[design/flow/config.mk]
export PLATFORM = sky130hd
export DESIGN_NAME = softmax_4
export DESIGN_NICKNAME = softmax_4
export VERILOG_FILES = /design/flow/design.v
export SDC_FILE = /design/flow/constraint.sdc
export NUM_CORES = 4
export LEC_CHECK = 0
export CAP_MARGIN = 25
export CELL_PAD_IN_SITES_GLOBAL_PLACEMENT = 1
export CORE_ASPECT_RATIO = 1.8
export CORE_MARGIN = 2
export CORE_UTILIZATION = 63
export GPL_TIMING_DRIVEN = 1
export MAX_ROUTING_LAYER = met4
export MIN_ROUTING_LAYER = met1
export PLACE_DENSITY_LB_ADDON = 0.1
export SLEW_MARGIN = 5
[design/flow/constraint.sdc]
create_clock -name core_clock -period 56.9 [get_ports {clk}]
set_input_delay 11.3800 -clock core_clock [delete_from_list [all_inputs] [get_ports {clk}]]
set_output_delay 11.3800 -clock core_clock [all_outputs]
set_load 0.01 [all_outputs]
[design/flow/design.v]
module softmax_4 (
    input wire clk,
    input wire reset,
    input wire start,
    input wire [15:0] in0, in1, in2, in3,     
    output reg [7:0] out0, out1, out2, out3, 
    output reg done
);
    parameter IDLE = 2'd0, EXP = 2'd1, DIVIDE = 2'd2, DONE = 2'd3;
    reg [1:0] state;
    reg [15:0] exp0, exp1, exp2, exp3;
    wire [17:0] sum_exp;
    reg [7:0] result0, result1, result2, result3;
    always @(posedge clk or posedge reset) begin
        if (reset)
            state <= IDLE;
        else begin
            case (state)
                IDLE:    state <= (start) ? EXP : IDLE;
                EXP:     state <= DIVIDE;
                DIVIDE:  state <= DONE;
                DONE:    state <= IDLE;
                default: state <= IDLE;
            endcase
        end
    end
    wire [31:0] x_sq0, x_sq1, x_sq2, x_sq3;
    assign x_sq0 = in0 * in0;
    assign x_sq1 = in1 * in1;
    assign x_sq2 = in2 * in2;
    assign x_sq3 = in3 * in3;
    assign sum_exp = exp0 + exp1 + exp2 + exp3;
    always @(posedge clk) begin
        if (reset) begin
            exp0 <= 0; exp1 <= 0; exp2 <= 0; exp3 <= 0;
            done <= 0;
        end else begin
            case (state)
                EXP: begin
                    exp0 <= 16'd256 + in0 + (x_sq0 >> 9);
                    exp1 <= 16'd256 + in1 + (x_sq1 >> 9);
                    exp2 <= 16'd256 + in2 + (x_sq2 >> 9);
                    exp3 <= 16'd256 + in3 + (x_sq3 >> 9);
                end
                DIVIDE: begin
                    if (sum_exp != 0) begin
                        result0 <= ({8'd0, exp0} * 24'd255) / sum_exp;
                        result1 <= ({8'd0, exp1} * 24'd255) / sum_exp;
                        result2 <= ({8'd0, exp2} * 24'd255) / sum_exp;
                        result3 <= ({8'd0, exp3} * 24'd255) / sum_exp;
                    end else begin
                        result0 <= 0;
                        result1 <= 0;
                        result2 <= 0;
                        result3 <= 0;
                    end
                end
                DONE: begin
                    out0 <= result0;
                    out1 <= result1;
                    out2 <= result2;
                    out3 <= result3;
                    done <= 1;
                end
                default: begin
                    done <= 0;
                end
            endcase
        end
    end
endmodule
[design/flow/run.sh]
#!/bin/bash
# the make line also repeats each setting of config.mk as NAME=value (left out here)
make -C /OpenROAD-flow-scripts/flow DESIGN_CONFIG=/design/flow/config.mk WORK_HOME=/design/flow/orfs CLKGATE_MAP_FILE= finish
==> impl_metrics.json, run 1 <==
{
  "row_count": 194,
  "gp_congestion": 1.10,
  "pg_comb_mw": 6.15,
  "p_per_area_nw_per_um2": 53.2,
  "mux_area_share_pct": 5.33,
  "min_path_type": "register to register",
  "dieArea_um2": 160000,
  "finalHoldViolCount": 0,
  "initial_core_util_pct": 63.4,
  "drt_iter0_drc": 5966,
  "crit_cells": 272,
  "ys_chip_area_um2": 98500,
  "relSlewSlack_pct": -8.52,
  "critPathSlowestCell": "a21oi_1",
  "ys_async_sr_fraction_pct": 3.01,
  "clkPwrFrac_pct": 1.9,
  "coreArea_um2": 155000,
  "grt_pass1_vias": 106000,
  "crit_path_max_incr_delay_ns": 0.62,
  "skew_ns": 0.0122,
  "p_int_mw": 3.02,
  "worstSetupEndpoint": "result3[0]",
  "fin_cells": 16000,
  "worstSetupEndpointType": "register",
  "numCtsBuffers": 17,
  "switching_share_pct": 52.5,
  "setup_viol": 0,
  "vias": 101000,
  "xor_area_share_pct": 5.96,
  "crit_family": "AND-OR/OR-AND gates",
  "stage_log_warnings": 64,
  "ys_sh_simple_pct": 18.3,
  "wl_um": 352000,
  "holdPathStages": 0,
  "synth_seq_share_pct": 3.37,
  "crit_path_frequent_cell": "o21a_1",
  "drc": 0,
  "reg2reg_slack_ns": 1.38,
  "adder_share_pct": 40.4,
  "cp.arrival_ns": 55.79,
  "stdcell_area_um2": 120000,
  "ios": 100,
  "grt-ovfl-total": 0,
  "synth-compound-area-share_pct": 19.8,
  "die_h_um": 535,
  "firstDrtPassIters": 7,
  "status": "complete, but fails checks",
  "synth_top_cell_by_area": "ha_1",
  "yosys.cell_count.top_type": "ha_1",
  "worst_slew_pin_slew_ns": 1.62,
  "peakVddDrop_mv": 0.221,
  "min_from": "result0[6]",
  "synth-main-ff-cell": "dfxtp_1",
  "syn_to_final_growth_pct": 21.6,
  "holdWs_ns": 0.421,
  "ys.flops": 133,
  "comb_power_share_pct": 96.6,
  "fp_nets": 15000,
  "antenna_found_initial": 13,
  "path_buffers": 17,
  "dpl_cell_area_um2": 113000,
  "clkTransAtPathRegs_ns": 0.08,
  "finalClockPeriodUsage_pct": 97.6,
  "fillers": 11600,
  "clk_path_buf_depth": 2,
  "synth_cell_type_count": 123,
  "synth_area_um2": 98500,
  "fin_crit_ns": 55.52,
  "grt_max_degree": 69,
  "hold_end": "out0[6]",
  "ant_nets": 0,
  "yosys-top-cells-area": "ha_1 (22%), fa_1 (19%), inv_1 (5.6%)",
  "setup_tns_ns": 0,
  "nNetsFinal": 16600,
  "grt_pass1_wl_um": 539000,
  "die_x_um": 299,
  "cts_tree": "done",
  "dp_hpwl_um": 277000,
  "startpoint_type": "register",
  "avgRoutedWirePerCell_um": 22.0,
  "startpoint": "exp3[7]",
  "via_per_inst": 6.33,
  "clock_latency_ns": 0.56,
  "hold_buffers": 0,
  "edf_count": 64,
  "worst-setup-path-type": "register to register",
  "grt_usage_pct": 43.8,
  "r2r_end": "result3[0]",
  "seq_power_mw": 0.0989,
  "ys_cells": 12300,
  "cts_max_level": 4,
  "clk-power_mw": 0.120,
  "cts_sinks": 133,
  "power-top-group": "combinational cells",
  "avgSynthCellArea_um2": 8.00,
  "required_ns": 57.17,
  "synthCells": 12300,
  "cap_violations": 1,
  "cp_max_fo": 15,
  "synth-warning-count": 1,
  "top_area_share_pct": 21.8,
  "slew_viol_final": 7,
  "p_sw_mw": 3.35,
  "p_leak_nw": 60.0,
  "sequentialPowerShare_pct": 1.6,
  "cts_root_buf": "clkbuf_16",
  "rr_startpoint": "exp3[7]",
  "dp.cells": 15700,
  "topCombFamilyByArea": "adder cells",
  "port_buffers": 99,
  "failed_checks": "max-capacitance violations, max-slew violations",
  "r2r_cells": 272,
  "fmax_mhz": 18.0,
  "top_cells_by_count": "ha_1 (1717), inv_1 (1480), nor2_1 (1117)"
}
## area by class of cell
class	count	area [um^2]	area share [%]
diodes	17	42.5	0.0355
repair buffers	1887	14900	12.5
clock buffers	19	454	0.379
flip-flops and latches	133	3390	2.83
inverters	1488	5620	4.69
well taps	2058	2570	2.15
multi-input cells	10400	92700	77.4
clock inverters	13	109	0.0909
## stage by stage
step                      power [mW]  worst slack, ns  util (%)
final                           6.37             1.38      77.1
after global routing            7.01            -1.26      77.1
after CTS                       6.01           0.0344      73.7
after detailed placement        5.78            -2.81      72.7
after global placement          5.62            -1.44      72.7
after floorplan                 4.52         -0.00838         -
## what timing repair did
action,CTS,global route
gates resized,171,840
setup endpoints to repair,5,8
pin swaps,24,373
cloned,0,12
buffers inserted,27,212
## metal layers
metal  track usage (%)  up-vias  share of wire, %
li1                  -    46500                 -
met1              39.1    48500                32
met2              75.3     4055                49
met3              9.56     2418               6.9
met4              43.4        0                12
met5                 -        -                 0
==> inputs of run 2 (changes only) <==
Settings changed: ABC_AREA from default to 1, CAP_MARGIN 25 to 15, CELL_PAD_IN_SITES_GLOBAL_PLACEMENT 1 to default, CORE_ASPECT_RATIO 1.8 to default, CORE_UTILIZATION 63 to 72, CTS_CLUSTER_DIAMETER from default to 371, CTS_CLUSTER_SIZE from default to 98, GPL_TIMING_DRIVEN 1 to default, HOLD_SLACK_MARGIN from default to -0.09, MAX_ROUTING_LAYER met4 to default, MIN_ROUTING_LAYER met1 to default, PLACE_DENSITY_LB_ADDON 0.1 to default, SLEW_MARGIN 5 to 20.
Clock period 56.9 ns to 28.7 ns, I/O delays scaled along.
==> impl_metrics.json, run 2 <==
{
  "haltStage": "detailed placement (3_5_place_dp)",
  "fp_nets": 17200,
  "synth-main-ff-cell": "dfxtp_1",
  "xor_area_share_pct": 8.19,
  "coreArea_um2": 138000,
  "ys_cells": 14500,
  "edf_count": 64,
  "synth_seq_share_pct": 3.31,
  "synth_top_cell_by_area": "ha_1",
  "synth_cell_type_count": 90,
  "synth_area_um2": 100000,
  "dieArea_um2": 142000,
  "top_cells_by_count": "nand2_1 (3082), inv_1 (3002), ha_1 (1717)",
  "ys_sh_simple_pct": 22.6,
  "ios": 100,
  "topCombFamilyByArea": "adder cells",
  "row_count": 136,
  "port_buffers": 99,
  "avgSynthCellArea_um2": 6.90,
  "yosys-top-cells-area": "ha_1 (21%), fa_1 (18%), nand2_1 (12%)",
  "synthCells": 14500,
  "yosys.cell_count.top_type": "nand2_1",
  "gp_congestion": 1.02,
  "status": "did not finish",
  "initial_core_util_pct": 72.8,
  "synth-compound-area-share_pct": 13.0,
  "ys_async_sr_fraction_pct": 3.01,
  "top_area_share_pct": 21.4,
  "error_message": "Error: detail_place.tcl, 38 bad optional access",
  "die_h_um": 377,
  "adder_share_pct": 39.7,
  "synth-warning-count": 1,
  "die_x_um": 377,
  "ys.flops": 133,
  "mux_area_share_pct": 0.0599,
  "ys_chip_area_um2": 100000
}
[run 2: stage by stage]
step | area, um^2 | power, mW | cells | worst slack (ns)
2_1_floorplan | 102000 | 1000 | 14500 | -27.59
3_3_place_gp | 132000 | 1500 | 20000 | -25.90
==> inputs of run 3 (changes only) <==
Settings changed: ABC_AREA 1 to default, CAP_MARGIN 15 to 20, CORE_UTILIZATION 72 to 65, CTS_CLUSTER_DIAMETER 371 to default, CTS_CLUSTER_SIZE 98 to default, HOLD_SLACK_MARGIN -0.09 to default, SETUP_SLACK_MARGIN from default to 5.0.
Clock period 28.7 ns to 59.5 ns, I/O delays scaled along.
==> impl_metrics.json, run 3 <==
{
  "antenna_found_initial": 6,
  "synthCells": 12300,
  "ant_nets": 0,
  "slew_viol_final": 0,
  "mux_area_share_pct": 5.33,
  "p_sw_mw": 3.08,
  "cts_root_buf": "clkbuf_16",
  "power-top-group": "combinational cells",
  "drc": 0,
  "vias": 98300,
  "cts_tree": "done",
  "clkTransAtPathRegs_ns": 0.11,
  "dieArea_um2": 155000,
  "clk_path_buf_depth": 2,
  "stage_log_warnings": 68,
  "xor_area_share_pct": 5.96,
  "startpoint": "exp3[8]",
  "top_cells_by_count": "ha_1 (1717), inv_1 (1480), nor2_1 (1117)",
  "finalHoldViolCount": 0,
  "coreArea_um2": 150000,
  "synth_cell_type_count": 123,
  "path_buffers": 12,
  "wl_um": 329000,
  "switching_share_pct": 51.4,
  "cp_max_fo": 18,
  "numCtsBuffers": 17,
  "logic_area_um2": 94500,
  "drt_iter0_drc": 8402,
  "synth-warning-count": 1,
  "port_buffers": 99,
  "grt_pass1_wl_um": 505000,
  "relSlewSlack_pct": 12.4,
  "rr_startpoint": "exp3[8]",
  "synth_area_um2": 98500,
  "avgSynthCellArea_um2": 8.00,
  "required_ns": 59.82,
  "seq_power_mw": 0.0932,
  "adder_share_pct": 40.4,
  "yosys-top-cells-area": "ha_1 (22%), fa_1 (19%), inv_1 (5.6%)",
  "startpoint_type": "register",
  "synth_seq_share_pct": 3.37,
  "fillers": 10600,
  "fmax_mhz": 18.2,
  "clk-power_mw": 0.124,
  "yosys.cell_count.top_type": "ha_1",
  "status": "no timing/DRC/antenna violations",
  "grt_usage_pct": 40.2,
  "via_per_inst": 6.39,
  "synth_top_cell_by_area": "ha_1",
  "gp_congestion": 1.03,
  "die_h_um": 393,
  "p_int_mw": 2.91,
  "ys.flops": 133,
  "sequentialPowerShare_pct": 1.6,
  "topCombFamilyByArea": "adder cells",
  "row_count": 142,
  "worstSetupEndpoint": "result3[0]",
  "crit_path_frequent_cell": "o21a_1",
  "worst-setup-path-type": "register to register",
  "clkPwrFrac_pct": 2.1,
  "flop_area_um2": 3490,
  "skew_ns": 0.0495,
  "cap_violations": 0,
  "min_path_type": "register to register",
  "comb_power_share_pct": 96.4,
  "grt_pass1_vias": 97100,
  "setup_tns_ns": 0,
  "crit_path_max_incr_delay_ns": 0.62,
  "grt-ovfl-total": 0,
  "p_per_area_nw_per_um2": 51.1,
  "edf_count": 64,
  "hold_end": "out3[1]",
  "ys_sh_simple_pct": 18.3,
  "dpl_cell_area_um2": 106000,
  "synth-main-ff-cell": "dfxtp_1",
  "syn_to_final_growth_pct": 19.0,
  "nNetsFinal": 16100,
  "ios": 100,
  "dp.cells": 14800,
  "crit_cells": 268,
  "ys_async_sr_fraction_pct": 3.01,
  "ys_cells": 12300,
  "holdPathStages": 0,
  "initial_core_util_pct": 65.6,
  "fin_cells": 15400,
  "rsz0062_at_grt": "true",
  "die_x_um": 393,
  "peakVddDrop_mv": 0.193,
  "stdcell_area_um2": 117000,
  "worstSetupEndpointType": "register",
  "cts_max_level": 4,
  "finalClockPeriodUsage_pct": 92.4,
  "r2r_cells": 268,
  "clock_latency_ns": 0.61,
  "fp_nets": 15000,
  "avgRoutedWirePerCell_um": 21.4,
  "synth-compound-area-share_pct": 19.8,
  "worst_slew_pin_slew_ns": 1.30,
  "min_from": "result3[1]",
  "p_leak_nw": 57.7,
  "critPathSlowestCell": "fa_2",
  "grt_max_degree": 69,
  "pg_comb_mw": 5.77,
  "dp_hpwl_um": 249000,
  "top_area_share_pct": 21.8,
  "fin_crit_ns": 54.99,
  "cts_sinks": 133,
  "crit_family": "AND-OR/OR-AND gates",
  "cp.arrival_ns": 55.31,
  "ys_chip_area_um2": 98500,
  "r2r_end": "result3[0]",
  "reg2reg_slack_ns": 4.51,
  "firstDrtPassIters": 14,
  "setup_viol": 0
}
## run 3: repair_timing
action,CTS,global route
cloned,6,8
hold buffers,0,0
setup buffers,257,320
resized,607,743
pin swaps,247,546
endpoints found under the setup margin,8,8
## run 3: stage by stage
step | worst slack (ns) | utilization, % | hold slack [ns] | power, mW
after detailed placement | -0.660 | 70.9 | 0.405 | 5.42
after floorplan | 4.95 | - | 0.352 | 4.33
final | 4.51 | 78.1 | 0.409 | 5.99
after global routing | 2.23 | 78.1 | 0.423 | 6.66
after CTS | 4.98 | 74.2 | 0.410 | 5.65
after global placement | 0.783 | 70.9 | 0.401 | 5.24
## run 3: layout make-up
type | count | share of cell area (%)
multi-input combinational | 10400 | 80.6
timing repair buffer | 1307 | 8.91
inverter | 1488 | 4.83
sequential | 133 | 2.98
tap | 2016 | 2.15
clock buffer | 17 | 0.363
clock inverter | 15 | 0.135
timing repair inverter | 1 | 0.00747
antenna | 1 | 0.00213
## run 3: layer usage
metal / wire [um] / global-route usage, %
met5: 56 / 0
met4: 21700 / 22.0
met3: 27000 / 6.12
met2: 151000 / 66.5
met1: 130000 / 50.1
==> inputs of run 4 (changes only) <==
Settings changed: ABC_AREA from default to 1, CORE_UTILIZATION 65 to 70, CTS_CLUSTER_DIAMETER from default to 205, CTS_CLUSTER_SIZE from default to 72, PLACE_DENSITY_LB_ADDON from default to 0.11, SETUP_SLACK_MARGIN 5.0 to -1.74.
Clock period 59.5 ns to 17.0 ns, I/O delays scaled along.
==> impl_metrics.json, run 4 <==
{
  "top_cells_by_count": "nand2_1 (3082), inv_1 (3002), ha_1 (1717)",
  "synth-main-ff-cell": "dfxtp_1",
  "synth-warning-count": 1,
  "fp_nets": 17200,
  "status": "did not finish",
  "dp.cells": 20100,
  "dp_hpwl_um": 332000,
  "avgSynthCellArea_um2": 6.90,
  "edf_count": 64,
  "row_count": 138,
  "synth_area_um2": 100000,
  "error_message": "[ERROR DPL-0038] Utilization greater than 100%, impossible to legalize",
  "ys_sh_simple_pct": 22.6,
  "port_buffers": 99,
  "mux_area_share_pct": 0.0599,
  "ys.flops": 133,
  "top_area_share_pct": 21.4,
  "topCombFamilyByArea": "adder cells",
  "pre_cts_ws_ns": -43.70,
  "initial_core_util_pct": 70.7,
  "die_x_um": 383,
  "dieArea_um2": 146000,
  "haltStage": "clock tree synthesis (4_1_cts)",
  "synth-compound-area-share_pct": 13.0,
  "coreArea_um2": 142000,
  "gp_congestion": 1.02,
  "synth_cell_type_count": 90,
  "synth_top_cell_by_area": "ha_1",
  "yosys-top-cells-area": "ha_1 (21%), fa_1 (18%), nand2_1 (12%)",
  "adder_share_pct": 39.7,
  "synth_seq_share_pct": 3.31,
  "synthCells": 14500,
  "yosys.cell_count.top_type": "nand2_1",
  "ys_chip_area_um2": 100000,
  "die_h_um": 383,
  "ios": 100,
  "xor_area_share_pct": 8.19,
  "ys_cells": 14500,
  "ys_async_sr_fraction_pct": 3.01
}
[run 4: metrics by stage]
step / TNS [ns] / instance area [um^2] / utilization [%]
2_1_floorplan: -893.33 / 102000 / -
3_5_place_dp: -1003.30 / 133000 / 93.4
3_3_place_gp: -872.30 / 133000 / 93.4
==> inputs of run 5 (changes only) <==
Settings changed: ABC_AREA 1 to default, CORE_UTILIZATION 70 to 56, CTS_CLUSTER_DIAMETER 205 to default, CTS_CLUSTER_SIZE 72 to default, PLACE_DENSITY_LB_ADDON 0.11 to default, SETUP_SLACK_MARGIN -1.74 to default.
Clock period 17.0 ns to 48.8 ns, I/O delays scaled along.
==> impl_metrics.json, run 5 <==
{
  "status": "complete, but fails checks",
  "failed_checks": "negative setup slack",
  "fmax_mhz": 18.7,
  "ys_sh_simple_pct": 18.3,
  "required_ns": 49.06,
  "r2r_cells": 289,
  "seq_power_mw": 0.114,
  "top_cells_by_count": "ha_1 (1717), inv_1 (1480), nor2_1 (1117)",
  "firstDrtPassIters": 6,
  "crit_path_frequent_cell": "buf_4",
  "coreArea_um2": 174000,
  "clkTransAtPathRegs_ns": 0.08,
  "clk-power_mw": 0.145,
  "switching_share_pct": 50.0,
  "avgRoutedWirePerCell_um": 20.1,
  "timing.final.ws_setup_ns": -4.81,
  "cts_tree": "done",
  "vias": 110000,
  "relSlewSlack_pct": 11.2,
  "die_h_um": 423,
  "top_area_share_pct": 21.8,
  "syn_to_final_growth_pct": 43.2,
  "drc": 0,
  "p_per_area_nw_per_um2": 57.3,
  "crit_path_max_incr_delay_ns": 0.55,
  "power.total_mw": 8.08,
  "p_leak_nw": 72.2,
  "fin_crit_ns": 53.61,
  "worst-setup-path-type": "register to register",
  "grt_pass1_wl_um": 577000,
  "finalClockPeriodUsage_pct": 110,
  "initial_core_util_pct": 56.5,
  "peakVddDrop_mv": 0.383,
  "port_buffers": 99,
  "cts_sinks": 133,
  "p_sw_mw": 4.04,
  "clock_latency_ns": 0.56,
  "startpoint_type": "register",
  "yosys-top-cells-area": "ha_1 (22%), fa_1 (19%), inv_1 (5.6%)",
  "ys_cells": 12300,
  "edf_count": 64,
  "crit_cells": 289,
  "grt_usage_pct": 39.6,
  "numCtsBuffers": 17,
  "worst_slew_pin_slew_ns": 1.33,
  "top_usage_layer": "met2",
  "grt_max_degree": 85,
  "synth-warning-count": 1,
  "dp_hpwl_um": 287000,
  "avgSynthCellArea_um2": 8.00,
  "reg2reg_slack_ns": -4.81,
  "synthCells": 12300,
  "pg_comb_mw": 7.82,
  "ant_nets": 0,
  "row_count": 153,
  "r2r_end": "result1[0]",
  "die_x_um": 423,
  "synth_area_um2": 98500,
  "synth-main-ff-cell": "dfxtp_1",
  "cp_max_fo": 8,
  "adder_share_pct": 40.4,
  "synth-compound-area-share_pct": 19.8,
  "ys_async_sr_fraction_pct": 3.01,
  "wl_um": 375000,
  "topCombFamilyByArea": "adder cells",
  "fp_nets": 15000,
  "yosys.cell_count.top_type": "ha_1",
  "xor_area_share_pct": 5.96,
  "skew_ns": 0.0260,
  "clkPwrFrac_pct": 1.8,
  "synth_cell_type_count": 123,
  "synth_top_cell_by_area": "ha_1",
  "crit_family": "AND-OR/OR-AND gates",
  "grt-ovfl-total": 0,
  "synth_seq_share_pct": 3.37,
  "stage_log_warnings": 68,
  "use_met3_pct": 6.20,
  "critPathSlowestCell": "fa_1",
  "cap_violations": 0,
  "mux_area_share_pct": 5.33,
  "clk_path_buf_depth": 2,
  "fin_cells": 18700,
  "ys.flops": 133,
  "cp.arrival_ns": 53.87,
  "hold_end": "out1[2]",
  "gp_congestion": 1.05,
  "path_buffers": 65,
  "grt_pass1_vias": 112000,
  "setup_viol": 8,
  "dp.cells": 17900,
  "worstSetupEndpointType": "register",
  "cts_root_buf": "clkbuf_16",
  "ios": 100,
  "nNetsFinal": 19000,
  "finalHoldViolCount": 0,
  "use_met2_pct": 67.2,
  "antenna_found_initial": 10,
  "startpoint": "exp1[13]",
  "power-top-group": "combinational cells",
  "ys_chip_area_um2": 98500,
  "rr_startpoint": "exp1[13]",
  "fillers": 11800,
  "p_int_mw": 4.04,
  "met1_usage_pct": 48.4,
  "slew_viol_final": 0,
  "dieArea_um2": 179000,
  "rsz0062_at_grt": "true",
  "via_per_inst": 5.88,
  "worstSetupEndpoint": "result1[0]",
  "min_from": "result1[2]",
  "comb_power_share_pct": 96.8,
  "cts_max_level": 4,
  "holdPathStages": 0,
  "sequentialPowerShare_pct": 1.4,
  "drt_iter0_drc": 7611,
  "min_path_type": "register to register"
}
run 5: layout make-up:
cell class                 instances  area (um^2)  share of cell area (%)
antenna                            1         2.50                 0.00177
clock buffer                      18          429                   0.304
clock inverter                    14          153                   0.108
inverter                        1488         5630                    3.99
multi-input combinational      10400        95400                    67.6
sequential                       133         3440                    2.44
tap                             2325         2910                    2.06
timing repair buffer            4273        33100                    23.4
run 5: what timing repair did:
item | CTS | global route
gates cloned | 4 | 3
pin swaps | 540 | 621
hold buffers | 0 | 0
endpoints found under the setup margin | 11 | 12
buffers inserted | 493 | 239
gates resized | 698 | 571
run 5: metal layers:
layer / up-vias / part of all wire (%)
met4: 10 / 6.4
met1: 52600 / 39
met3: 1423 / 7.7
met2: 4379 / 46
met5: - / 0.019
li1: 51300 / -
run 5: metrics by stage:
step                hold slack, ns  area, um^2  TNS [ns]  setup slack, ns  utilization [%]
detailed placement           0.405      129000    -40.64            -6.93             73.9
floorplan                    0.352      101000    -26.40            -4.80                -
global route                 0.415      141000    -46.40            -6.95             80.9
global placement             0.402      129000    -29.12            -6.26             73.9
finish                       0.398      141000    -28.20            -4.81             80.9
CTS                          0.406      136000    -19.54            -4.02             78.2
==> inputs of run 6 (changes only) <==
Settings changed: CAP_MARGIN 20 to 25, CELL_PAD_IN_SITES_GLOBAL_PLACEMENT from default to 1, CORE_ASPECT_RATIO from default to 1.8, CORE_UTILIZATION 56 to 70, GPL_TIMING_DRIVEN from default to 1, MAX_ROUTING_LAYER from default to met4, MIN_ROUTING_LAYER from default to met1, PLACE_DENSITY from default to 0.37, SETUP_SLACK_MARGIN from default to 5.0, SLEW_MARGIN 20 to 30.
Clock period 48.8 ns to 53.5 ns, I/O delays scaled along.
==> impl_metrics.json, run 6 <==
{
  "ys_async_sr_fraction_pct": 3.01,
  "synthCells": 12300,
  "top_cells_by_count": "ha_1 (1717), inv_1 (1480), nor2_1 (1117)",
  "top_area_share_pct": 21.8,
  "row_count": 184,
  "edf_count": 64,
  "ys_sh_simple_pct": 18.3,
  "mux_area_share_pct": 5.33,
  "xor_area_share_pct": 5.96,
  "synth_area_um2": 98500,
  "initial_core_util_pct": 70.5,
  "synth_top_cell_by_area": "ha_1",
  "dieArea_um2": 144000,
  "status": "did not finish",
  "ys.flops": 133,
  "fp_nets": 15000,
  "haltStage": "global placement without I/O (3_1_place_gp_skip_io)",
  "synth-main-ff-cell": "dfxtp_1",
  "ys_cells": 12300,
  "yosys.cell_count.top_type": "ha_1",
  "topCombFamilyByArea": "adder cells",
  "die_h_um": 507,
  "ys_chip_area_um2": 98500,
  "die_x_um": 284,
  "error_message": "[ERROR GPL-0301] Utilization 103.318 % exceeds 100%.",
  "synth_seq_share_pct": 3.37,
  "synth-compound-area-share_pct": 19.8,
  "avgSynthCellArea_um2": 8.00,
  "yosys-top-cells-area": "ha_1 (22%), fa_1 (19%), inv_1 (5.6%)",
  "adder_share_pct": 40.4,
  "synth-warning-count": 1,
  "coreArea_um2": 140000,
  "synth_cell_type_count": 123
}
==> inputs of run 7 (changes only) <==
Settings changed: CAP_MARGIN 25 to 20, CELL_PAD_IN_SITES_GLOBAL_PLACEMENT 1 to default, CORE_ASPECT_RATIO 1.8 to default, CORE_UTILIZATION 70 to 9, GPL_TIMING_DRIVEN 1 to default, MAX_ROUTING_LAYER met4 to default, MIN_ROUTING_LAYER met1 to default, PLACE_DENSITY 0.37 to default, SETUP_SLACK_MARGIN 5.0 to default, SLEW_MARGIN 30 to 20.
Clock period 53.5 ns to 83.8 ns, I/O delays scaled along.
==> impl_metrics.json, run 7 <==
{
  "grt_pass1_wl_um": 492000,
  "p_sw_mw": 2.32,
  "adder_share_pct": 40.4,
  "ant_nets": 0,
  "ys.flops": 133,
  "finalHoldViolCount": 0,
  "hold_buffers": 0,
  "xor_area_share_pct": 5.96,
  "synth_cell_type_count": 123,
  "rr_startpoint": "exp1[0]",
  "p_per_area_nw_per_um2": 35.3,
  "worstSetupEndpoint": "result2[0]",
  "avgRoutedWirePerCell_um": 11.7,
  "port_buffers": 99,
  "reg2reg_slack_ns": 15.09,
  "synth_top_cell_by_area": "ha_1",
  "drt_iter0_drc": 5691,
  "fin_crit_ns": 68.71,
  "min_path_type": "register to register",
  "dp_hpwl_um": 260000,
  "worst-setup-path-type": "register to register",
  "numCtsBuffers": 17,
  "edf_count": 64,
  "gp_congestion": 0.899,
  "clock_latency_ns": 0.60,
  "clk-power_mw": 0.0907,
  "post-cts-setup-buffer-count": 0,
  "via_per_inst": 3.26,
  "coreArea_um2": 1090000,
  "sequentialPowerShare_pct": 1.6,
  "stdcell_area_um2": 118000,
  "clkPwrFrac_pct": 2.2,
  "startpoint_type": "register",
  "hold_end": "out2[1]",
  "fmax_mhz": 14.6,
  "finalClockPeriodUsage_pct": 82.0,
  "seq_power_mw": 0.0674,
  "ys_chip_area_um2": 98500,
  "pg_comb_mw": 4.03,
  "syn_to_final_growth_pct": 20.2,
  "top_cells_by_count": "ha_1 (1717), inv_1 (1480), nor2_1 (1117)",
  "clkTransAtPathRegs_ns": 0.08,
  "worst_slew_pin_slew_ns": 1.25,
  "yosys.cell_count.top_type": "ha_1",
  "p_leak_nw": 51.2,
  "crit_family": "AND-OR/OR-AND gates",
  "fp_nets": 15000,
  "synth-warning-count": 1,
  "min_from": "result2[1]",
  "holdPathStages": 0,
  "power-top-group": "combinational cells",
  "power.total_mw": 4.18,
  "cts_sinks": 133,
  "setup_tns_ns": 0,
  "crit_cells": 272,
  "setup_viol": 0,
  "synth-compound-area-share_pct": 19.8,
  "grt_pass1_vias": 85000,
  "cap_violations": 0,
  "ys_async_sr_fraction_pct": 3.01,
  "yosys-top-cells-area": "ha_1 (22%), fa_1 (19%), inv_1 (5.6%)",
  "required_ns": 84.06,
  "status": "no timing/DRC/antenna violations",
  "row_count": 384,
  "nNetsFinal": 15000,
  "r2r_cells": 272,
  "ys_sh_simple_pct": 18.3,
  "worstSetupEndpointType": "register",
  "stage_log_warnings": 63,
  "grt_usage_pct": 5.58,
  "ios": 100,
  "critPathSlowestCell": "and2_1",
  "grt_max_degree": 76,
  "peakVddDrop_mv": 0.174,
  "comb_power_share_pct": 96.2,
  "top_area_share_pct": 21.8,
  "wl_um": 314000,
  "dieArea_um2": 1100000,
  "grt-ovfl-total": 0,
  "relSlewSlack_pct": 16.2,
  "rsz0062_at_grt": "false",
  "dpl_cell_area_um2": 118000,
  "topCombFamilyByArea": "adder cells",
  "cp.arrival_ns": 68.97,
  "clk_path_buf_depth": 2,
  "drc": 0,
  "synth_seq_share_pct": 3.37,
  "path_buffers": 14,
  "die_x_um": 1050,
  "cts-resized-gates": 0,
  "skew_ns": 0.0464,
  "crit_path_frequent_cell": "o21a_1",
  "r2r_end": "result2[0]",
  "cts_root_buf": "clkbuf_16",
  "die_h_um": 1050,
  "vias": 87400,
  "cts_max_level": 4,
  "cts_tree": "done",
  "slew_viol_final": 0,
  "synth_area_um2": 98500,
  "antenna_found_initial": 46,
  "avgSynthCellArea_um2": 8.00,
  "crit_path_max_incr_delay_ns": 0.78,
  "ys_cells": 12300,
  "synth-main-ff-cell": "dfxtp_1",
  "firstDrtPassIters": 6,
  "switching_share_pct": 55.3,
  "initial_core_util_pct": 9.02,
  "cp_max_fo": 35,
  "p_int_mw": 1.87,
  "startpoint": "exp1[0]",
  "mux_area_share_pct": 5.33,
  "synthCells": 12300
}
-- run 7: through the flow --
step	hold WS (ns)	utilization, %	std cells	setup WS [ns]
after floorplan	0.352	-	12300	21.47
after global placement	0.405	10.8	26700	15.89
after detailed placement	0.405	10.8	26700	16.24
after CTS	0.421	10.8	26800	15.85
after global routing	0.438	10.8	26800	9.68
final	0.418	10.8	26800	15.09
-- run 7: layout make-up --
type	count	area (um^2)
multi-input combinational	10400	88700
tap	14500	18100
timing repair buffer	241	2060
inverter	1488	5610
sequential	133	3330
antenna	7	17.5
clock buffer	17	425
clock inverter	15	181
fill	126000	974000
-- run 7: metal layers --
metal,track usage [%],routed length (um),part of all wire [%]
met5,0,64,0.020
met4,1.26,7180,2.3
met3,0.683,16400,5.2
met2,9.04,139000,44
met1,7.86,152000,48
==> inputs of run 8 (changes only) <==
Settings changed: ABC_AREA from default to 1, CORE_UTILIZATION 9 to 71, CTS_CLUSTER_DIAMETER from default to 363, CTS_CLUSTER_SIZE from default to 41, MAX_ROUTING_LAYER from default to met4, PLACE_DENSITY from default to 0.66.
Clock period 83.8 ns to 46.0 ns, I/O delays scaled along.
==> impl_metrics.json, run 8 <==
{
  "synth_area_um2": 100000,
  "port_buffers": 99,
  "ys_sh_simple_pct": 22.6,
  "initial_core_util_pct": 71.7,
  "topCombFamilyByArea": "adder cells",
  "adder_share_pct": 39.7,
  "die_h_um": 380,
  "row_count": 137,
  "ys_cells": 14500,
  "top_cells_by_count": "nand2_1 (3082), inv_1 (3002), ha_1 (1717)",
  "ios": 100,
  "ys.flops": 133,
  "error_message": "[ERROR DPL-0033] detailed placement checks failed during check placement.",
  "yosys.cell_count.top_type": "nand2_1",
  "dieArea_um2": 144000,
  "mux_area_share_pct": 0.0599,
  "synth-main-ff-cell": "dfxtp_1",
  "synth_cell_type_count": 90,
  "synth-compound-area-share_pct": 13.0,
  "gp_congestion": 1.06,
  "avgSynthCellArea_um2": 6.90,
  "fp_nets": 17200,
  "synth_seq_share_pct": 3.31,
  "yosys-top-cells-area": "ha_1 (21%), fa_1 (18%), nand2_1 (12%)",
  "status": "did not finish",
  "die_x_um": 380,
  "top_area_share_pct": 21.4,
  "synth-warning-count": 1,
  "ys_async_sr_fraction_pct": 3.01,
  "haltStage": "detailed placement (3_5_place_dp)",
  "coreArea_um2": 140000,
  "synth_top_cell_by_area": "ha_1",
  "ys_chip_area_um2": 100000,
  "synthCells": 14500,
  "edf_count": 64,
  "xor_area_share_pct": 8.19
}
==> inputs of run 9 (changes only) <==
Settings changed: CORE_UTILIZATION 71 to 72, CTS_CLUSTER_DIAMETER 363 to default, CTS_CLUSTER_SIZE 41 to 98, MAX_ROUTING_LAYER met4 to default, PLACE_DENSITY 0.66 to default.
Clock period 46.0 ns to 35.0 ns, I/O delays scaled along.
==> impl_metrics.json, run 9 <==
{
  "ys_sh_simple_pct": 22.6,
  "ios": 100,
  "synthCells": 14500,
  "die_x_um": 377,
  "top_area_share_pct": 21.4,
  "adder_share_pct": 39.7,
  "synth_area_um2": 100000,
  "port_buffers": 99,
  "synth_seq_share_pct": 3.31,
  "initial_core_util_pct": 72.8,
  "ys_chip_area_um2": 100000,
  "ys_cells": 14500,
  "dp.cells": 19900,
  "status": "did not finish",
  "dp_hpwl_um": 348000,
  "haltStage": "clock tree synthesis (4_1_cts)",
  "synth_cell_type_count": 90,
  "coreArea_um2": 138000,
  "edf_count": 64,
  "synth-main-ff-cell": "dfxtp_1",
  "yosys.cell_count.top_type": "nand2_1",
  "pre_cts_ws_ns": -26.31,
  "topCombFamilyByArea": "adder cells",
  "top_cells_by_count": "nand2_1 (3082), inv_1 (3002), ha_1 (1717)",
  "synth-warning-count": 1,
  "error_message": "[ERROR DPL-0038] Utilization greater than 100%, impossible to legalize",
  "yosys-top-cells-area": "ha_1 (21%), fa_1 (18%), nand2_1 (12%)",
  "ys.flops": 133,
  "avgSynthCellArea_um2": 6.90,
  "dieArea_um2": 142000,
  "dpl_cell_area_um2": 132000,
  "ys_async_sr_fraction_pct": 3.01,
  "gp_congestion": 1.03,
  "synth-compound-area-share_pct": 13.0,
  "row_count": 136,
  "xor_area_share_pct": 8.19,
  "fp_nets": 17200,
  "synth_top_cell_by_area": "ha_1",
  "mux_area_share_pct": 0.0599,
  "die_h_um": 377
}
==> inputs of run 10 (changes only) <==
Settings changed: CAP_MARGIN 20 to 15, CTS_CLUSTER_DIAMETER from default to 371, HOLD_SLACK_MARGIN from default to -0.1.
Clock period 35.0 ns to 27.4 ns, I/O delays scaled along.
==> impl_metrics.json, run 10 <==
{
  "synth_area_um2": 100000,
  "ios": 100,
  "ys_cells": 14500,
  "yosys.cell_count.top_type": "nand2_1",
  "ys_sh_simple_pct": 22.6,
  "coreArea_um2": 138000,
  "error_message": "[ERROR DPL-0033] detailed placement checks failed during check placement.",
  "avgSynthCellArea_um2": 6.90,
  "top_cells_by_count": "nand2_1 (3082), inv_1 (3002), ha_1 (1717)",
  "port_buffers": 99,
  "initial_core_util_pct": 72.8,
  "die_h_um": 377,
  "synth-warning-count": 1,
  "mux_area_share_pct": 0.0599,
  "synth_top_cell_by_area": "ha_1",
  "row_count": 136,
  "synthCells": 14500,
  "yosys-top-cells-area": "ha_1 (21%), fa_1 (18%), nand2_1 (12%)",
  "fp_nets": 17200,
  "synth-main-ff-cell": "dfxtp_1",
  "die_x_um": 377,
  "ys_chip_area_um2": 100000,
  "ys.flops": 133,
  "synth_cell_type_count": 90,
  "top_area_share_pct": 21.4,
  "haltStage": "detailed placement (3_5_place_dp)",
  "adder_share_pct": 39.7,
  "synth_seq_share_pct": 3.31,
  "topCombFamilyByArea": "adder cells",
  "edf_count": 64,
  "dieArea_um2": 142000,
  "xor_area_share_pct": 8.19,
  "gp_congestion": 1.02,
  "synth-compound-area-share_pct": 13.0,
  "status": "did not finish",
  "ys_async_sr_fraction_pct": 3.01
}
[run 10: through the flow]
stage | TNS, ns | total power [mW] | area [um^2]
after floorplan | -560.53 | 1010 | 102000
after global placement | -526.77 | 1510 | 132000
==> inputs of run 11 (changes only) <==
Settings changed: ABC_AREA 1 to default, CAP_MARGIN 15 to 5, CORE_UTILIZATION 72 to 21, CTS_CLUSTER_DIAMETER 371 to 22, CTS_CLUSTER_SIZE 98 to default, GPL_ROUTABILITY_DRIVEN from default to 0, HOLD_SLACK_MARGIN -0.1 to default, MAX_ROUTING_LAYER from default to met4, PLACE_DENSITY_LB_ADDON from default to 0.3, SLEW_MARGIN 20 to 0.
Clock period 27.4 ns to 79.1 ns, I/O delays scaled along.
==> impl_metrics.json, run 11 <==
{
  "topCombFamilyByArea": "adder cells",
  "crit_path_max_incr_delay_ns": 0.90,
  "sequentialPowerShare_pct": 1.7,
  "ant_nets": 0,
  "ys_sh_simple_pct": 18.3,
  "switching_share_pct": 52.8,
  "syn_to_final_growth_pct": 9.77,
  "firstDrtPassIters": 6,
  "rr_startpoint": "exp1[0]",
  "synth-compound-area-share_pct": 19.8,
  "worstSetupEndpoint": "result2[0]",
  "port_buffers": 99,
  "r2r_cells": 265,
  "wl_um": 321000,
  "pg_comb_mw": 4.04,
  "path_buffers": 10,
  "comb_power_share_pct": 95.6,
  "r2r_end": "result2[0]",
  "fp_nets": 15000,
  "clock_latency_ns": 0.62,
  "hold_end": "out2[2]",
  "synth_area_um2": 98500,
  "stage_log_warnings": 63,
  "power-top-group": "combinational cells",
  "grt_usage_pct": 13.8,
  "p_int_mw": 1.99,
  "cp_max_fo": 29,
  "pre_cts_ws_ns": 8.91,
  "dp_hpwl_um": 264000,
  "dieArea_um2": 475000,
  "coreArea_um2": 467000,
  "cts_sinks": 133,
  "synth_top_cell_by_area": "ha_1",
  "ys_async_sr_fraction_pct": 3.01,
  "numCtsBuffers": 25,
  "cts_tree": "done",
  "timing.final.ws_setup_ns": 8.03,
  "synth_cell_type_count": 123,
  "dpl_cell_area_um2": 107000,
  "reg2reg_slack_ns": 8.03,
  "rsz0062_at_grt": "false",
  "peakVddDrop_mv": 0.134,
  "synthCells": 12300,
  "p_sw_mw": 2.23,
  "min_from": "result2[2]",
  "via_per_inst": 4.67,
  "yosys-top-cells-area": "ha_1 (22%), fa_1 (19%), inv_1 (5.6%)",
  "clk-power_mw": 0.113,
  "clkTransAtPathRegs_ns": 0.07,
  "vias": 86500,
  "clkPwrFrac_pct": 2.7,
  "crit_family": "AND-OR/OR-AND gates",
  "xor_area_share_pct": 5.96,
  "ys.flops": 133,
  "relSlewSlack_pct": 15.1,
  "crit_cells": 265,
  "setup_viol": 0,
  "avgSynthCellArea_um2": 8.00,
  "ys_cells": 12300,
  "fin_crit_ns": 71.07,
  "slew_viol_final": 0,
  "grt_pass1_vias": 86200,
  "cp.arrival_ns": 71.38,
  "row_count": 251,
  "crit_path_frequent_cell": "o21a_1",
  "mux_area_share_pct": 5.33,
  "avgRoutedWirePerCell_um": 17.3,
  "synth_seq_share_pct": 3.37,
  "top_cells_by_count": "ha_1 (1717), inv_1 (1480), nor2_1 (1117)",
  "worst-setup-path-type": "register to register",
  "synth-main-ff-cell": "dfxtp_1",
  "stdcell_area_um2": 108000,
  "edf_count": 64,
  "cts_root_buf": "clkbuf_16",
  "finalClockPeriodUsage_pct": 89.8,
  "min_path_type": "register to register",
  "drt_iter0_drc": 5107,
  "p_leak_nw": 51.2,
  "nNetsFinal": 15000,
  "grt_max_degree": 83,
  "clk_path_buf_depth": 3,
  "fin_util_pct": 23.1,
  "synth-warning-count": 1,
  "seq_power_mw": 0.0715,
  "drc": 0,
  "holdPathStages": 0,
  "top_area_share_pct": 21.8,
  "initial_core_util_pct": 21.1,
  "startpoint_type": "register",
  "required_ns": 79.41,
  "ios": 100,
  "ys_chip_area_um2": 98500,
  "status": "no timing/DRC/antenna violations",
  "worst_slew_pin_slew_ns": 1.27,
  "die_x_um": 689,
  "yosys.cell_count.top_type": "ha_1",
  "finalHoldViolCount": 0,
  "p_per_area_nw_per_um2": 39.1,
  "grt-ovfl-total": 0,
  "die_h_um": 689,
  "cts_max_level": 4,
  "hold_buffers": 0,
  "setup_tns_ns": 0,
  "adder_share_pct": 40.4,
  "worstSetupEndpointType": "register",
  "skew_ns": 0.0523,
  "cts-resized-gates": 0,
  "critPathSlowestCell": "o21ai_1",
  "cap_violations": 0,
  "grt_pass1_wl_um": 505000,
  "fmax_mhz": 14.1,
  "antenna_found_initial": 11,
  "post-cts-setup-buffer-count": 0,
  "startpoint": "exp1[0]"
}
-- run 11: layer usage --
layer / vias to the layer above / GRT usage (%) / wire length, um
li1: 43200 / - / -
met1: 41400 / 18.5 / 154000
met2: 1505 / 22.7 / 148000
met3: 280 / 1.13 / 12100
met4: 0 / 2.76 / 7050
met5: - / - / 0
-- run 11: area by class of cell --
| cell class | instances | area (um^2) |
|---|---|---|
| timing repair buffer | 244 | 2100 |
| antenna | 6 | 15.0 |
| sequential | 133 | 3330 |
| multi-input combinational | 10400 | 88600 |
| tap | 6198 | 7750 |
| clock inverter | 5 | 76.3 |
| clock buffer | 28 | 637 |
| inverter | 1488 | 5610 |
| fill | 51700 | 359000 |
-- run 11: per-stage QoR --
| stage | total power [mW] | std cells | hold WS [ns] |
|---|---|---|---|
| floorplan | 3.24 | 12300 | 0.352 |
| global placement | 4.20 | 18500 | 0.403 |
| detailed placement | 4.18 | 18500 | 0.405 |
| CTS | 4.34 | 18500 | 0.395 |
| global route | 4.84 | 18500 | 0.409 |
| finish | 4.22 | 18500 | 0.399 |
==> inputs of run 12 (changes only) <==
Settings changed: CAP_MARGIN 5 to 25, CELL_PAD_IN_SITES_GLOBAL_PLACEMENT from default to 1, CORE_ASPECT_RATIO from default to 1.8, CORE_UTILIZATION 21 to 58, CTS_CLUSTER_DIAMETER 22 to default, GPL_ROUTABILITY_DRIVEN 0 to default, GPL_TIMING_DRIVEN from default to 1, MIN_ROUTING_LAYER from default to met1, PLACE_DENSITY_LB_ADDON 0.3 to 0.24, SLEW_MARGIN 0 to 5.
Clock period 79.1 ns to 50.4 ns, I/O delays scaled along.
==> impl_metrics.json, run 12 <==
{
  "die_x_um": 311,
  "power-top-group": "combinational cells",
  "r2r_cells": 286,
  "holdPathStages": 0,
  "min_from": "result1[1]",
  "clkTransAtPathRegs_ns": 0.08,
  "grt-ovfl-total": 0,
  "synth_cell_type_count": 123,
  "port_buffers": 99,
  "sequentialPowerShare_pct": 1.4,
  "cts_sinks": 133,
  "initial_core_util_pct": 58.1,
  "hold_end": "out1[1]",
  "top_area_share_pct": 21.8,
  "fmax_mhz": 17.9,
  "crit_path_max_incr_delay_ns": 0.83,
  "hold_buffers": 0,
  "worst_slew_pin_slew_ns": 1.31,
  "ys.flops": 133,
  "timing.final.ws_setup_ns": -5.45,
  "comb_power_share_pct": 96.3,
  "syn_to_final_growth_pct": 42.0,
  "p_per_area_nw_per_um2": 54.9,
  "dpl_cell_area_um2": 129000,
  "vias": 117000,
  "relSlewSlack_pct": 12.1,
  "yosys.cell_count.top_type": "ha_1",
  "synth-warning-count": 1,
  "worst-setup-path-type": "register to register",
  "crit_path_frequent_cell": "buf_4",
  "crit_family": "AND-OR/OR-AND gates",
  "synth_area_um2": 98500,
  "grt_pass1_wl_um": 622000,
  "edf_count": 64,
  "crit_cells": 286,
  "p_leak_nw": 71.7,
  "via_per_inst": 6.29,
  "xor_area_share_pct": 5.96,
  "cts_max_level": 4,
  "avgSynthCellArea_um2": 8.00,
  "nNetsFinal": 18900,
  "min_path_type": "register to register",
  "dp_hpwl_um": 305000,
  "fp_nets": 15000,
  "clkPwrFrac_pct": 2.3,
  "startpoint": "exp2[6]",
  "path_buffers": 65,
  "avgRoutedWirePerCell_um": 23.0,
  "dieArea_um2": 173000,
  "fin_util_pct": 82.6,
  "skew_ns": 0.0283,
  "setup_viol": 8,
  "topCombFamilyByArea": "adder cells",
  "coreArea_um2": 169000,
  "antenna_found_initial": 35,
  "p_int_mw": 3.75,
  "yosys-top-cells-area": "ha_1 (22%), fa_1 (19%), inv_1 (5.6%)",
  "top_cells_by_count": "ha_1 (1717), inv_1 (1480), nor2_1 (1117)",
  "firstDrtPassIters": 9,
  "finalClockPeriodUsage_pct": 111,
  "clk_path_buf_depth": 3,
  "stdcell_area_um2": 140000,
  "stage_log_warnings": 67,
  "ys_async_sr_fraction_pct": 3.01,
  "rr_startpoint": "exp2[6]",
  "die_h_um": 557,
  "rsz0062_at_grt": "true",
  "cp_max_fo": 15,
  "ys_sh_simple_pct": 18.3,
  "drc": 0,
  "fin_crit_ns": 55.85,
  "critPathSlowestCell": "a21oi_1",
  "synth-compound-area-share_pct": 19.8,
  "p_sw_mw": 3.93,
  "worstSetupEndpoint": "result2[0]",
  "ios": 100,
  "synth-main-ff-cell": "dfxtp_1",
  "cts_tree": "done",
  "fillers": 10300,
  "grt_max_degree": 69,
  "wl_um": 426000,
  "ys_cells": 12300,
  "failed_checks": "negative setup slack",
  "drt_iter0_drc": 8892,
  "slew_viol_final": 0,
  "pre_cts_ws_ns": -6.57,
  "finalHoldViolCount": 0,
  "ant_nets": 0,
  "startpoint_type": "register",
  "pg_comb_mw": 7.40,
  "ys_chip_area_um2": 98500,
  "clk-power_mw": 0.174,
  "reg2reg_slack_ns": -5.45,
  "worstSetupEndpointType": "register",
  "row_count": 203,
  "synth_seq_share_pct": 3.37,
  "peakVddDrop_mv": 0.211,
  "seq_power_mw": 0.111,
  "holdWs_ns": 0.415,
  "status": "complete, but fails checks",
  "mux_area_share_pct": 5.33,
  "adder_share_pct": 40.4,
  "r2r_end": "result2[0]",
  "cap_violations": 0,
  "cts_root_buf": "clkbuf_16",
  "cp.arrival_ns": 56.18,
  "switching_share_pct": 51.2,
  "grt_usage_pct": 46.7,
  "numCtsBuffers": 25,
  "grt_pass1_vias": 123000,
  "gp_congestion": 1.10,
  "synthCells": 12300,
  "required_ns": 50.73,
  "synth_top_cell_by_area": "ha_1",
  "clock_latency_ns": 0.63
}
==> run 12: per-layer routing <==
| metal | GRT usage [%] | share of wire [%] | up-vias |
|---|---|---|---|
| met5 | - | 0 | - |
| met4 | 51.0 | 13 | 0 |
| met3 | 12.3 | 9.7 | 3866 |
| met2 | 78.7 | 47 | 6627 |
| met1 | 40.0 | 30 | 55000 |
| li1 | - | - | 51100 |
==> run 12: cell type report <==
type	instances	area, um^2	area share (%)
timing repair buffer	4173	32100	23.0
sequential	133	3440	2.46
antenna	44	110	0.0787
clock buffer	29	641	0.458
tap	2255	2820	2.02
clock inverter	4	68.8	0.0492
inverter	1488	5620	4.02
multi-input combinational	10400	95100	68.0
==> run 12: repair_timing <==
action                     4_1_cts  5_1_grt
setup endpoints to repair        9       12
cloned                           4        1
gates resized                  655      531
pin swaps                      480      571
buffers inserted               469      198
hold endpoints to repair         0        0
==> run 12: per-stage QoR <==
stage / power [mW] / setup TNS [ns] / std cells
detailed placement: 6.68 / -32.21 / 17800
global placement: 6.40 / -21.20 / 17800
global route: 8.39 / -42.34 / 18500
finish: 7.69 / -24.32 / 18500
floorplan: 5.13 / -13.60 / 12300
CTS: 7.29 / -9.39 / 18300
==> inputs of run 13 (changes only) <==
Settings changed: CORE_MARGIN 2 to 8, CORE_UTILIZATION 58 to 56.
Clock period 50.4 ns to 60.7 ns, I/O delays scaled along.
==> impl_metrics.json, run 13 <==
{
  "status": "no timing/DRC/antenna violations",
  "via_per_inst": 6.20,
  "rr_startpoint": "exp1[3]",
  "ys.flops": 133,
  "p_leak_nw": 53.4,
  "min_path_type": "register to register",
  "stdcell_area_um2": 108000,
  "die_x_um": 329,
  "comb_power_share_pct": 96.2,
  "power-top-group": "combinational cells",
  "worstSetupEndpoint": "result1[0]",
  "ant_nets": 0,
  "grt_pass1_wl_um": 517000,
  "adder_share_pct": 40.4,
  "setup_tns_ns": 0,
  "fin_crit_ns": 57.81,
  "p_int_mw": 2.69,
  "dp.cells": 14800,
  "reg2reg_slack_ns": 2.89,
  "grt_max_degree": 69,
  "dpl_cell_area_um2": 104000,
  "synth-main-ff-cell": "dfxtp_1",
  "path_buffers": 21,
  "pg_comb_mw": 5.37,
  "setup_viol": 0,
  "cp.arrival_ns": 58.07,
  "dp_hpwl_um": 275000,
  "avgRoutedWirePerCell_um": 22.4,
  "xor_area_share_pct": 5.96,
  "drc": 0,
  "avgSynthCellArea_um2": 8.00,
  "fillers": 15900,
  "ys_chip_area_um2": 98500,
  "switching_share_pct": 51.9,
  "seq_power_mw": 0.0923,
  "cap_violations": 0,
  "grt-ovfl-total": 0,
  "numCtsBuffers": 17,
  "synth_seq_share_pct": 3.37,
  "grt_usage_pct": 35.3,
  "skew_ns": 0.0276,
  "nNetsFinal": 15400,
  "ys_sh_simple_pct": 18.3,
  "synth_cell_type_count": 123,
  "crit_family": "AND-OR/OR-AND gates",
  "antenna_found_initial": 5,
  "worstSetupEndpointType": "register",
  "peakVddDrop_mv": 0.217,
  "fmax_mhz": 17.3,
  "gp_congestion": 1.04,
  "clkPwrFrac_pct": 2.2,
  "vias": 92800,
  "synth_area_um2": 98500,
  "clock_latency_ns": 0.57,
  "topCombFamilyByArea": "adder cells",
  "slew_viol_final": 0,
  "synth-compound-area-share_pct": 19.8,
  "synth_top_cell_by_area": "ha_1",
  "cts_tree": "done",
  "ios": 100,
  "p_sw_mw": 2.90,
  "cts_root_buf": "clkbuf_16",
  "startpoint_type": "register",
  "worst_slew_pin_slew_ns": 1.25,
  "drt_iter0_drc": 4925,
  "initial_core_util_pct": 56.4,
  "r2r_end": "result1[0]",
  "syn_to_final_growth_pct": 9.65,
  "startpoint": "exp1[3]",
  "mux_area_share_pct": 5.33,
  "required_ns": 60.96,
  "ys_async_sr_fraction_pct": 3.01,
  "cts_max_level": 4,
  "sequentialPowerShare_pct": 1.7,
  "clkTransAtPathRegs_ns": 0.07,
  "crit_path_max_incr_delay_ns": 0.69,
  "row_count": 206,
  "stage_log_warnings": 63,
  "critPathSlowestCell": "or4_4",
  "min_from": "result1[1]",
  "cp_max_fo": 14,
  "clk_path_buf_depth": 2,
  "fin_cells": 15000,
  "finalHoldViolCount": 0,
  "firstDrtPassIters": 8,
  "wl_um": 334000,
  "p_per_area_nw_per_um2": 51.7,
  "yosys.cell_count.top_type": "ha_1",
  "cts_sinks": 133,
  "hold_buffers": 0,
  "finalClockPeriodUsage_pct": 95.2,
  "grt_pass1_vias": 97300,
  "holdWs_ns": 0.417,
  "coreArea_um2": 175000,
  "crit_cells": 267,
  "yosys-top-cells-area": "ha_1 (22%), fa_1 (19%), inv_1 (5.6%)",
  "synth-warning-count": 1,
  "die_h_um": 579,
  "fp_nets": 15000,
  "crit_path_frequent_cell": "o21a_1",
  "top_cells_by_count": "ha_1 (1717), inv_1 (1480), nor2_1 (1117)",
  "synthCells": 12300,
  "hold_end": "out1[1]",
  "clk-power_mw": 0.122,
  "r2r_cells": 267,
  "worst-setup-path-type": "register to register",
  "edf_count": 64,
  "port_buffers": 99,
  "ys_cells": 12300,
  "holdPathStages": 0,
  "dieArea_um2": 190000,
  "relSlewSlack_pct": 16.5,
  "power.total_mw": 5.59,
  "top_area_share_pct": 21.8
}
[run 13: final cells by class]
cell class / instances / area, um^2 / area share, %
sequential: 133 / 3440 / 3.18
inverter: 1488 / 5640 / 5.22
clock buffer: 20 / 478 / 0.443
clock inverter: 12 / 130 / 0.120
multi-input combinational: 10400 / 90500 / 83.8
antenna: 4 / 10.0 / 0.00927
timing repair buffer: 605 / 4930 / 4.56
tap: 2288 / 2860 / 2.65
[run 13: stage by stage]
stage	setup WS, ns	util [%]
after floorplan	0.517	-
after global placement	-3.46	59.8
after detailed placement	-4.13	59.8
after CTS	0.00970	60.4
after global routing	-0.275	61.8
final	2.89	61.8
[run 13: routing by layer]
layer | wire [um] | GRT usage, % | part of all wire [%]
met2 | 171000 | 63.3 | 51
met5 | 0 | - | 0
met3 | 13400 | 3.74 | 4.0
met4 | 33900 | 28.7 | 10
met1 | 117000 | 34.1 | 35
[run 13: repair_timing]
action | in CTS | in global routing
gates cloned | 0 | 1
gates resized | 101 | 498
pin swaps | 5 | 84
endpoints found under the setup margin | 5 | 8
endpoints found under the hold margin | 0 | 0
setup buffers | 19 | 88
==> inputs of run 14 (changes only) <==
Settings changed: CAP_MARGIN 25 to 20, CELL_PAD_IN_SITES_GLOBAL_PLACEMENT 1 to default, CORE_ASPECT_RATIO 1.8 to default, CORE_MARGIN 8 to 2, CORE_UTILIZATION 56 to 70, GPL_TIMING_DRIVEN 1 to default, MAX_ROUTING_LAYER met4 to default, MIN_ROUTING_LAYER met1 to default, PLACE_DENSITY_LB_ADDON 0.24 to default, SLEW_MARGIN 5 to 20, TNS_END_PERCENT from default to 75.
Clock period 60.7 ns to 46.3 ns, I/O delays scaled along.
==> impl_metrics.json, run 14 <==
{
  "top_cells_by_count": "ha_1 (1717), inv_1 (1480), nor2_1 (1117)",
  "synth_area_um2": 98500,
  "yosys-top-cells-area": "ha_1 (22%), fa_1 (19%), inv_1 (5.6%)",
  "initial_core_util_pct": 70.6,
  "pre_cts_ws_ns": -10.04,
  "ys_async_sr_fraction_pct": 3.01,
  "die_x_um": 379,
  "dp_hpwl_um": 329000,
  "haltStage": "clock tree synthesis (4_1_cts)",
  "ios": 100,
  "synth_top_cell_by_area": "ha_1",
  "dieArea_um2": 144000,
  "ys_cells": 12300,
  "ys_chip_area_um2": 98500,
  "xor_area_share_pct": 5.96,
  "mux_area_share_pct": 5.33,
  "ys_sh_simple_pct": 18.3,
  "port_buffers": 99,
  "synth_seq_share_pct": 3.37,
  "error_message": "[ERROR DPL-0033] detailed placement checks failed during check placement.",
  "synthCells": 12300,
  "fp_nets": 15000,
  "top_area_share_pct": 21.8,
  "synth-main-ff-cell": "dfxtp_1",
  "status": "did not finish",
  "synth-compound-area-share_pct": 19.8,
  "synth-warning-count": 1,
  "die_h_um": 379,
  "row_count": 137,
  "adder_share_pct": 40.4,
  "edf_count": 64,
  "avgSynthCellArea_um2": 8.00,
  "synth_cell_type_count": 123,
  "topCombFamilyByArea": "adder cells",
  "coreArea_um2": 140000,
  "ys.flops": 133,
  "yosys.cell_count.top_type": "ha_1",
  "gp_congestion": 1.05
}
[run 14: metrics by stage]
stage / total power, mW / util, % / area (um^2) / cells
after floorplan: 5.59 / - / 101000 / 12300
after global placement: 6.99 / 91.4 / 127000 / 17300
after detailed placement: 7.85 / 91.4 / 127000 / 17300
==> inputs of run 15 (changes only) <==
Settings changed: CAP_MARGIN 20 to 25, CELL_PAD_IN_SITES_GLOBAL_PLACEMENT from default to 0, CORE_ASPECT_RATIO from default to 1.8, CORE_UTILIZATION 70 to 72, GPL_TIMING_DRIVEN from default to 1, MAX_ROUTING_LAYER from default to met4, MIN_ROUTING_LAYER from default to met1, SLEW_MARGIN 20 to 5, TNS_END_PERCENT 75 to default.
Clock period 46.3 ns to 46.8 ns, I/O delays scaled along.
==> impl_metrics.json, run 15 <==
{
  "pre_cts_ws_ns": -10.86,
  "synth_cell_type_count": 123,
  "ys_async_sr_fraction_pct": 3.01,
  "synth-compound-area-share_pct": 19.8,
  "synth-main-ff-cell": "dfxtp_1",
  "dp_hpwl_um": 345000,
  "synth-warning-count": 1,
  "topCombFamilyByArea": "adder cells",
  "die_h_um": 500,
  "dieArea_um2": 140000,
  "die_x_um": 280,
  "synth_area_um2": 98500,
  "ys.flops": 133,
  "synth_seq_share_pct": 3.37,
  "adder_share_pct": 40.4,
  "haltStage": "clock tree synthesis (4_1_cts)",
  "row_count": 182,
  "edf_count": 64,
  "ys_chip_area_um2": 98500,
  "status": "did not finish",
  "ys_cells": 12300,
  "ys_sh_simple_pct": 18.3,
  "error_message": "[ERROR DPL-0033] detailed placement checks failed during check placement.",
  "top_cells_by_count": "ha_1 (1717), inv_1 (1480), nor2_1 (1117)",
  "initial_core_util_pct": 72.3,
  "yosys.cell_count.top_type": "ha_1",
  "synthCells": 12300,
  "dp.cells": 17200,
  "yosys-top-cells-area": "ha_1 (22%), fa_1 (19%), inv_1 (5.6%)",
  "gp_congestion": 1.12,
  "coreArea_um2": 136000,
  "fp_nets": 15000,
  "xor_area_share_pct": 5.96,
  "mux_area_share_pct": 5.33,
  "synth_top_cell_by_area": "ha_1",
  "ios": 100,
  "port_buffers": 99,
  "avgSynthCellArea_um2": 8.00,
  "top_area_share_pct": 21.8
}
## run 15: metrics by stage
stage	cell area [um^2]	TNS, ns	utilization, %	hold WS, ns
detailed placement	127000	-86.91	93.6	0.405
global placement	127000	-51.81	93.6	0.401
floorplan	101000	-44.33	-	0.352
==> inputs of run 16 (changes only) <==
Settings changed: ABC_AREA from default to 1, CELL_PAD_IN_SITES_GLOBAL_PLACEMENT 0 to 1, CORE_UTILIZATION 72 to 65, HOLD_SLACK_MARGIN from default to -0.09, PLACE_DENSITY_LB_ADDON from default to 0.24, TNS_END_PERCENT from default to 5.
Clock period 46.8 ns to 64.2 ns, I/O delays scaled along.
==> impl_metrics.json, run 16 <==
{
  "status": "did not finish",
  "haltStage": "global placement without I/O (3_1_place_gp_skip_io)",
  "error_message": "[ERROR FLW-0024] Place density exceeds 1.0 (current PLACE_DENSITY_LB_ADDON =  0.24). Please check if the value of  PLACE_DENSITY_LB_ADDON is between 0 and 0.99.",
  "synth_seq_share_pct": 3.31,
  "avgSynthCellArea_um2": 6.90,
  "adder_share_pct": 39.7,
  "yosys.cell_count.top_type": "nand2_1",
  "fp_nets": 17200,
  "ys_cells": 14500,
  "synth-main-ff-cell": "dfxtp_1",
  "dieArea_um2": 158000,
  "ys_async_sr_fraction_pct": 3.01,
  "initial_core_util_pct": 65.4,
  "coreArea_um2": 153000,
  "mux_area_share_pct": 0.0599,
  "die_h_um": 531,
  "yosys-top-cells-area": "ha_1 (21%), fa_1 (18%), nand2_1 (12%)",
  "ys_chip_area_um2": 100000,
  "synth-compound-area-share_pct": 13.0,
  "xor_area_share_pct": 8.19,
  "synth-warning-count": 1,
  "ys_sh_simple_pct": 22.6,
  "synthCells": 14500,
  "synth_cell_type_count": 90,
  "ys.flops": 133,
  "die_x_um": 297,
  "topCombFamilyByArea": "adder cells",
  "row_count": 193,
  "synth_top_cell_by_area": "ha_1",
  "synth_area_um2": 100000,
  "edf_count": 64,
  "top_cells_by_count": "nand2_1 (3082), inv_1 (3002), ha_1 (1717)",
  "top_area_share_pct": 21.4
}
==> inputs of run 17 (changes only) <==
Settings changed: ABC_AREA 1 to default, CORE_UTILIZATION 65 to 58.
Clock period 64.2 ns to 50.3 ns, I/O delays scaled along.
==> impl_metrics.json, run 17 <==
{
  "status": "complete, but fails checks",
  "failed_checks": "max-capacitance violations, max-slew violations, negative setup slack",
  "synth_top_cell_by_area": "ha_1",
  "worstSetupEndpoint": "result3[0]",
  "hold_buffers": 0,
  "finalClockPeriodUsage_pct": 109,
  "hold_end": "out0[6]",
  "ant_nets": 0,
  "crit_cells": 288,
  "required_ns": 50.60,
  "rsz0062_at_grt": "true",
  "holdPathStages": 0,
  "r2r_end": "result3[0]",
  "die_h_um": 557,
  "drt_iter0_drc": 7438,
  "dp.cells": 17800,
  "cts_root_buf": "clkbuf_16",
  "clock_latency_ns": 0.61,
  "row_count": 203,
  "worst-setup-path-type": "register to register",
  "fin_cells": 18200,
  "path_buffers": 39,
  "min_from": "result0[6]",
  "crit_path_max_incr_delay_ns": 0.55,
  "peakVddDrop_mv": 0.227,
  "top_area_share_pct": 21.8,
  "vias": 112000,
  "yosys.cell_count.top_type": "ha_1",
  "skew_ns": 0.0502,
  "synth_area_um2": 98500,
  "synth_cell_type_count": 123,
  "p_int_mw": 3.69,
  "worstSetupEndpointType": "register",
  "synth-warning-count": 1,
  "p_leak_nw": 69.9,
  "startpoint_type": "register",
  "stage_log_warnings": 68,
  "dp_hpwl_um": 303000,
  "avgSynthCellArea_um2": 8.00,
  "edf_count": 64,
  "grt_pass1_wl_um": 613000,
  "drc": 0,
  "antenna_found_initial": 16,
  "critPathSlowestCell": "fa_1",
  "worst_slew_pin_slew_ns": 1.89,
  "firstDrtPassIters": 11,
  "cts_max_level": 4,
  "cp.arrival_ns": 55.11,
  "numCtsBuffers": 17,
  "clk-power_mw": 0.151,
  "ys.flops": 133,
  "timing.final.ws_setup_ns": -4.51,
  "ys_cells": 12300,
  "relSlewSlack_pct": -26.6,
  "top_cells_by_count": "ha_1 (1717), inv_1 (1480), nor2_1 (1117)",
  "ys_chip_area_um2": 98500,
  "min_path_type": "register to register",
  "syn_to_final_growth_pct": 37.6,
  "finalHoldViolCount": 0,
  "r2r_cells": 288,
  "switching_share_pct": 51.7,
  "nNetsFinal": 18700,
  "reg2reg_slack_ns": -4.51,
  "ys_async_sr_fraction_pct": 3.01,
  "pg_comb_mw": 7.39,
  "grt_pass1_vias": 120000,
  "crit_family": "AND-OR/OR-AND gates",
  "adder_share_pct": 40.4,
  "power-top-group": "combinational cells",
  "setup_tns_ns": -25.27,
  "rr_startpoint": "exp3[4]",
  "topCombFamilyByArea": "adder cells",
  "slew_viol_final": 7,
  "fin_crit_ns": 54.81,
  "synthCells": 12300,
  "cts_tree": "done",
  "synth-main-ff-cell": "dfxtp_1",
  "p_sw_mw": 3.96,
  "p_per_area_nw_per_um2": 56.4,
  "xor_area_share_pct": 5.96,
  "grt_max_degree": 53,
  "grt-ovfl-total": 0,
  "setup_viol": 8,
  "clkPwrFrac_pct": 2.0,
  "via_per_inst": 6.16,
  "gp_congestion": 1.08,
  "die_x_um": 311,
  "seq_power_mw": 0.112,
  "avgRoutedWirePerCell_um": 21.6,
  "sequentialPowerShare_pct": 1.5,
  "ios": 100,
  "mux_area_share_pct": 5.33,
  "synth-compound-area-share_pct": 19.8,
  "synth_seq_share_pct": 3.37,
  "comb_power_share_pct": 96.6,
  "fmax_mhz": 18.2,
  "cts_sinks": 133,
  "clkTransAtPathRegs_ns": 0.12,
  "dieArea_um2": 173000,
  "cap_violations": 1,
  "cp_max_fo": 18,
  "crit_path_frequent_cell": "o21a_1",
  "power.total_mw": 7.65,
  "yosys-top-cells-area": "ha_1 (22%), fa_1 (19%), inv_1 (5.6%)",
  "ys_sh_simple_pct": 18.3,
  "port_buffers": 99,
  "grt_usage_pct": 45.8,
  "startpoint": "exp3[4]",
  "initial_core_util_pct": 58.1,
  "coreArea_um2": 169000,
  "fin_util_pct": 80.0,
  "wl_um": 395000,
  "clk_path_buf_depth": 2,
  "fp_nets": 15000
}
==> run 17: area by class of cell <==
| cell class | count | area (um^2) |
|---|---|---|
| Antenna cell | 22 | 55.1 |
| Clock buffer | 21 | 460 |
| Clock inverter | 11 | 100 |
| Fill cell | 11400 | 33800 |
| Inverter | 1488 | 5620 |
| Multi-Input combinational cell | 10400 | 92900 |
| Sequential cell | 133 | 3370 |
| Tap cell | 2255 | 2820 |
| Timing Repair Buffer | 3906 | 30200 |
==> run 17: timing repair <==
action                     in CTS  in global routing
pin swaps                     301                321
setup endpoints to repair      10                 12
gates resized                 438                342
cloned                          3                  0
setup buffers                 270                119
==> run 17: through the flow <==
stage	worst slack, ns	instance area, um^2	hold WS (ns)
after floorplan	-3.35	100000	0.352
after CTS	-3.10	133000	0.398
after global routing	-6.71	136000	0.405
final	-4.51	136000	0.398
after detailed placement	-6.34	128000	0.406
after global placement	-5.36	128000	0.401
==> run 17: per-layer routing <==
layer  vias to the layer above  part of all wire [%]  routed length, um  global-route usage [%]
li1                      50500                     -                  -                       -
met1                     53400                    31             123000                    41.0
met2                      5365                    48             191000                    78.2
met3                      3053                   7.8              30600                    10.8
met4                         0                    13              49500                    45.2
met5                         -                     0                  0                       -
Power is estimated from default activity; no workload was simulated.
